Setup of run A:
// chip_top
module chip_top
  ( input          clk_i
  , input          reset_i
  , input          v_i
  , input  [31:0]  a_i
  , input  [31:0]  b_i
  , output         v_o
  , output [63:0]  c_o
  );
Settings: LEC_CHECK=0, CAP_MARGIN=40, CORE_MARGIN=2, CORE_UTILIZATION=72, SETUP_SLACK_MARGIN=-0.03, SLEW_MARGIN=20; clock period 7.03 ns.
run.sh (not shown) runs the stock make flow with config.mk's settings and CLKGATE_MAP_FILE=.
Complete run, failing final checks: run A, reason setup timing.
## Diff of input files: run B against run A
- swapping 40 for 20 in CAP_MARGIN
- swapping 72 for 70 in CORE_UTILIZATION
- swapping 7.03 for 7.17 in the clock period (ns, I/O delays scaled along)
==> comparison <==
The final report for run B shows a completed flow and a layout that fails verification, specifically setup timing.
From run A to run B the numbers moved as follows: sequential share of layout area was more or less identical; cell count after placement decreased by 15 relative to the old numbers; total number of vias decreased 4.8%.
There was hardly any difference in count of buffers from port buffering between run A and run B.
Post-route standard cell area excluding fillers is lower on run B
## Diff of input files: run C against run B
- a deleted SETUP_SLACK_MARGIN that had been -0.03
- a change of CORE_UTILIZATION from 70 to 40
- a change of the clock period (ns, I/O delays scaled along) from 7.17 to 7.5
==> results <==
- Run C: no failed stages, no open violations at the end
- Taking run B as the reference point, the area occupied by multi-input gates of run C falls by about 1%.
- The run showing the greater first-pass iteration count of the detailed router is run B.
- Run C vs. run B: final period demand of the worst path picked up an extra 18 ps, wire length of the first global-routing pass lost about 3%, core utilization lost 36 points.
- Wire: run C routes less than run B
The following lists how run D was set up differently from run C:
- an added CTS_CLUSTER_SIZE of 100
- a change of CORE_UTILIZATION from 40 to 70
- an added CTS_CLUSTER_DIAMETER of 234
- a change of CAP_MARGIN from 20 to 0
- an added TNS_END_PERCENT of 10
- an added CORE_ASPECT_RATIO of 0.5
==> comparison <==
- Total number of tap cells came out lower on run D than on run C.
- Vias: run D above run C
- Across both runs, number of nets in the layout was lower for run D than for run C.
- Looking at highest clock frequency the design can meet, run D sits below run C.
- On number of sequential storage elements, run C and run D are basically level.
- Run D vs. run C: yosys stat cell total about even, global-route wire length before repair now sits lower.
- For final cell count, dividing the value from run D by the value from run C gives 0.901.
- Critical path depth ends up higher on run D.

========
Starting RTL as in the previous note.
Settings: LEC_CHECK=0, CAP_MARGIN=10, CELL_PAD_IN_SITES_DETAIL_PLACEMENT=1, CORE_MARGIN=9, CORE_UTILIZATION=64, CTS_CLUSTER_DIAMETER=233, CTS_CLUSTER_SIZE=71, GPL_TIMING_DRIVEN=0, HOLD_SLACK_MARGIN=0.29, MIN_ROUTING_LAYER=met2, SLEW_MARGIN=20, TNS_END_PERCENT=65; clock period 7.5 ns.
The baseline never finished: it broke off in clock tree synthesis, error DPL-0033.
Next try:
CAP_MARGIN = 0   (was 10)
CELL_PAD_IN_SITES_DETAIL_PLACEMENT = not set   (was 1)
CORE_MARGIN = 2   (was 9)
CORE_UTILIZATION = 70   (was 64)
CTS_CLUSTER_DIAMETER = 234   (was 233)
CTS_CLUSTER_SIZE = 100   (was 71)
GPL_TIMING_DRIVEN = not set   (was 0)
HOLD_SLACK_MARGIN = not set   (was 0.29)
MIN_ROUTING_LAYER = not set   (was met2)
TNS_END_PERCENT = 10   (was 65)
=> This time the run produced a clean layout. Area after synthesis is unchanged. Die size is lower by 18%. Synthesized cell count stays the same.
Next try:
ABC_AREA = 1   (was not set)
CORE_ASPECT_RATIO = 0.5   (was not set)
CORE_UTILIZATION = 47   (was 70)
CTS_CLUSTER_DIAMETER = 235   (was 234)
CTS_CLUSTER_SIZE = 96   (was 100)
SLEW_MARGIN = 10   (was 20)
TNS_END_PERCENT = 25   (was 10)
Final area goes up by 6.4%.
Worst hold slack got worse by 0.068 ns.
Setup slack improved by 0.17 ns.
Count of clock-buffer cells in the layout does not change.

========
The RTL this note starts from:
==> flow/design.v <==
module multiplier #(parameter width_p="inv")
  ( input      [width_p-1:0] a_i
  , input      [width_p-1:0] b_i
  , output [(2*width_p)-1:0] c_o
  );
  assign c_o = a_i * b_i;
endmodule
module chip_top
  ( input          clk_i
  , input          reset_i
  , input          v_i
  , input  [31:0]  a_i
  , input  [31:0]  b_i
  , output         v_o
  , output [63:0]  c_o
  );
  reg        v_r, v_o_r;
  reg [31:0] a_r, b_r;
  reg [63:0] c_r;
  wire [63:0] c_n;
  multiplier #(.width_p(32)) MULT
    (.a_i(a_r)
    ,.b_i(b_r)
    ,.c_o(c_n)
    );
  always @(posedge clk_i) begin
    if (reset_i) begin
      v_r   <= 1'b0;
      v_o_r <= 1'b0;
    end else begin
      v_r   <= v_i;
      v_o_r <= v_r;
    end
    a_r <= a_i;
    b_r <= b_i;
    c_r <= c_n;
  end
  assign v_o = v_o_r;
  assign c_o = c_r;
endmodule
==> flow/config.mk <==
export PLATFORM = sky130hd
export DESIGN_NAME = chip_top
export DESIGN_NICKNAME = chip_top
export VERILOG_FILES = /design/flow/design.v
export SDC_FILE = /design/flow/constraint.sdc
export NUM_CORES = 4
export LEC_CHECK = 0
export ABC_AREA = 1
export CAP_MARGIN = 20
export CORE_MARGIN = 2
export CORE_UTILIZATION = 72
export CTS_CLUSTER_DIAMETER = 330
export CTS_CLUSTER_SIZE = 97
export PLACE_DENSITY = 0.38
export SETUP_SLACK_MARGIN = 1.04
export SLEW_MARGIN = 20
export TNS_END_PERCENT = 10
==> flow/constraint.sdc <==
create_clock -name core_clock -period 3.47 [get_ports {clk_i}]
set_input_delay 0.6940 -clock core_clock [delete_from_list [all_inputs] [get_ports {clk_i}]]
set_output_delay 0.6940 -clock core_clock [all_outputs]
set_load 0.01 [all_outputs]
The starting point finished with negative setup slack left.
==> next run, changes <==
- ABC_AREA: 1 -> unset
- CAP_MARGIN: 20 -> 40
- CTS_CLUSTER_DIAMETER: 330 -> unset
- CTS_CLUSTER_SIZE: 97 -> unset
- PLACE_DENSITY: 0.38 -> unset
- SETUP_SLACK_MARGIN: 1.04 -> -0.28
- TNS_END_PERCENT: 10 -> unset
- clock period: 3.47 -> 6.86 ns (I/O delays scaled with it)
Result: The new run finished but fails on negative setup slack. Routed wire length shrinks by 13%. Final area decreases by 9.3%. Final cell count falls by 22%. Die size went down by 7.1%.

========
RTL: the design.v shown in full above, as it stands there.
clock: 4.25 ns
lec_check: 0
cap_margin: 20
core_margin: 2
core_utilization: 58
hold_slack_margin: 0.3
setup_slack_margin: 1.22
slew_margin: 20
tns_end_percent: 40
The first run completed, yet does not pass: setup timing.
Change:
- CORE_UTILIZATION: 58 -> 65
- SETUP_SLACK_MARGIN: 1.22 -> -0.2
- clock period: 4.25 -> 6.19 ns (I/O delays scaled with it)
The new run completed and failed the layout checks on setup timing.
Hold slack barely changes.
Final area came out lower by about 2.2%.
Utilization came out higher by 6.8 points.
Die area came out lower by about 10%.
Worst setup slack improved by 1.8 ns.
Via count came out higher by about 1.7%.
Wire length barely changes.
Change:
- CORE_UTILIZATION: 65 -> 40
- HOLD_SLACK_MARGIN: 0.3 -> not set
- SETUP_SLACK_MARGIN: -0.2 -> not set
- TNS_END_PERCENT: 40 -> not set
- clock period: 6.19 -> 7.35 ns (I/O delays scaled with it)
This time the run finished with timing, DRC and antenna clean.
Routed wire length went down by a few percent.
Synthesized cell count does not change.
First-iteration DRC count went down by about a fifth.
Change:
- CORE_UTILIZATION: 40 -> 67
- CTS_CLUSTER_SIZE: not set -> 89
- SETUP_SLACK_MARGIN: not set -> 1.22
- clock period: 7.35 -> 6.99 ns (I/O delays scaled with it)
What happened:
- The new run ran to the end with violations: setup timing
- global-route usage climbs by 17 points
- clock skew shrinks by 0.0036 ns
- wire length climbs by 7.2%
- synthesized cell count does not change
- core utilization went up by 33 points
- worst setup slack loses 0.43 ns
- register-to-register slack degrades by 0.43 ns
- fmax drops by 0.95%
Change:
- CORE_UTILIZATION: 67 -> 62
- CTS_CLUSTER_DIAMETER: not set -> 234
- CTS_CLUSTER_SIZE: 89 -> 100
- SETUP_SLACK_MARGIN: 1.22 -> not set
- clock period: 6.99 -> 7.5 ns (I/O delays scaled with it)
Now the flow finished with timing, DRC and antenna clean; register-to-register slack is better by 0.51 ns; maximum frequency stays flat; first-iteration DRC count shrinks by 10%; area after synthesis is unchanged; critical path depth shrinks by 3; global-route usage shrinks by 5.2 points; wire length shrinks by 4.9%; synthesized cell count is unchanged; worst hold slack is better by 0.022 ns; non-clock buffer count shrinks by 232.

========
Starts from the design.v that is shown in full above.
export LEC_CHECK = 0
export CAP_MARGIN = 20
export CORE_MARGIN = 2
export CORE_UTILIZATION = 25
export SLEW_MARGIN = 20
create_clock -name core_clock -period 7.35 [get_ports {clk_i}]
The starting point produced a layout that fails on negative setup slack.
Then changed:
- CAP_MARGIN: 20 -> 40
- CORE_UTILIZATION: 25 -> 72
- clock period: 7.35 -> 7.27 ns (I/O delays scaled with it)
The changed run ran to the end with violations: negative setup slack.
Clock-buffer cell count came out higher by 1.
Cell area went down by about 9%.
Final cell count decreases by 23%.
Then changed:
- clock period: 7.27 -> 7.05 ns (I/O delays scaled with it)
After rerunning: The new run reached the layout checks and failed them: negative setup slack. Synthesized cell count stays the same. Sequential cell count is unchanged. First-iteration DRC count grows by 31%. Global-route usage rises by 3.7 points. Routed wire length came out higher by 8.8%. Cell area grows by 3.8%.
Then changed:
- CAP_MARGIN: 40 -> 15
- CORE_UTILIZATION: 72 -> 69
- CTS_CLUSTER_SIZE: not set -> 37
- clock period: 7.05 -> 6.12 ns (I/O delays scaled with it)
- The new run completed and failed the layout checks on negative setup slack
- final cell count rises by a few percent
- sequential share of layout area falls by 0.21 points
- clock skew rises by 0.0058 ns
Then changed:
- CAP_MARGIN: 15 -> 20
- CORE_UTILIZATION: 69 -> 48
- CTS_CLUSTER_SIZE: 37 -> 15
- SETUP_SLACK_MARGIN: not set -> -0.7
- clock period: 6.12 -> 7.5 ns (I/O delays scaled with it)
What happened:
- The changed run ran to the end with violations: negative setup slack
- worst setup slack gets better by 2.1 ns
- register-to-register slack gets better by 2.1 ns
- core utilization shrinks by 32 points
- die size went up by 43%
- cell area shrinks by 8.1%
Then changed:
- CORE_MARGIN: 2 -> 6
- CORE_UTILIZATION: 48 -> 40
- CTS_CLUSTER_SIZE: 15 -> 14
- GPL_TIMING_DRIVEN: not set -> 0
- HOLD_SLACK_MARGIN: not set -> 0.15
- PLACE_DENSITY_LB_ADDON: not set -> 0.07
- SETUP_SLACK_MARGIN: -0.7 -> not set
After rerunning:
- The new run produced a layout that fails on negative setup slack
- count of clock-buffer cells in the layout went down by 1
- utilization went down by 7.4 points
- critical path depth went up by 3
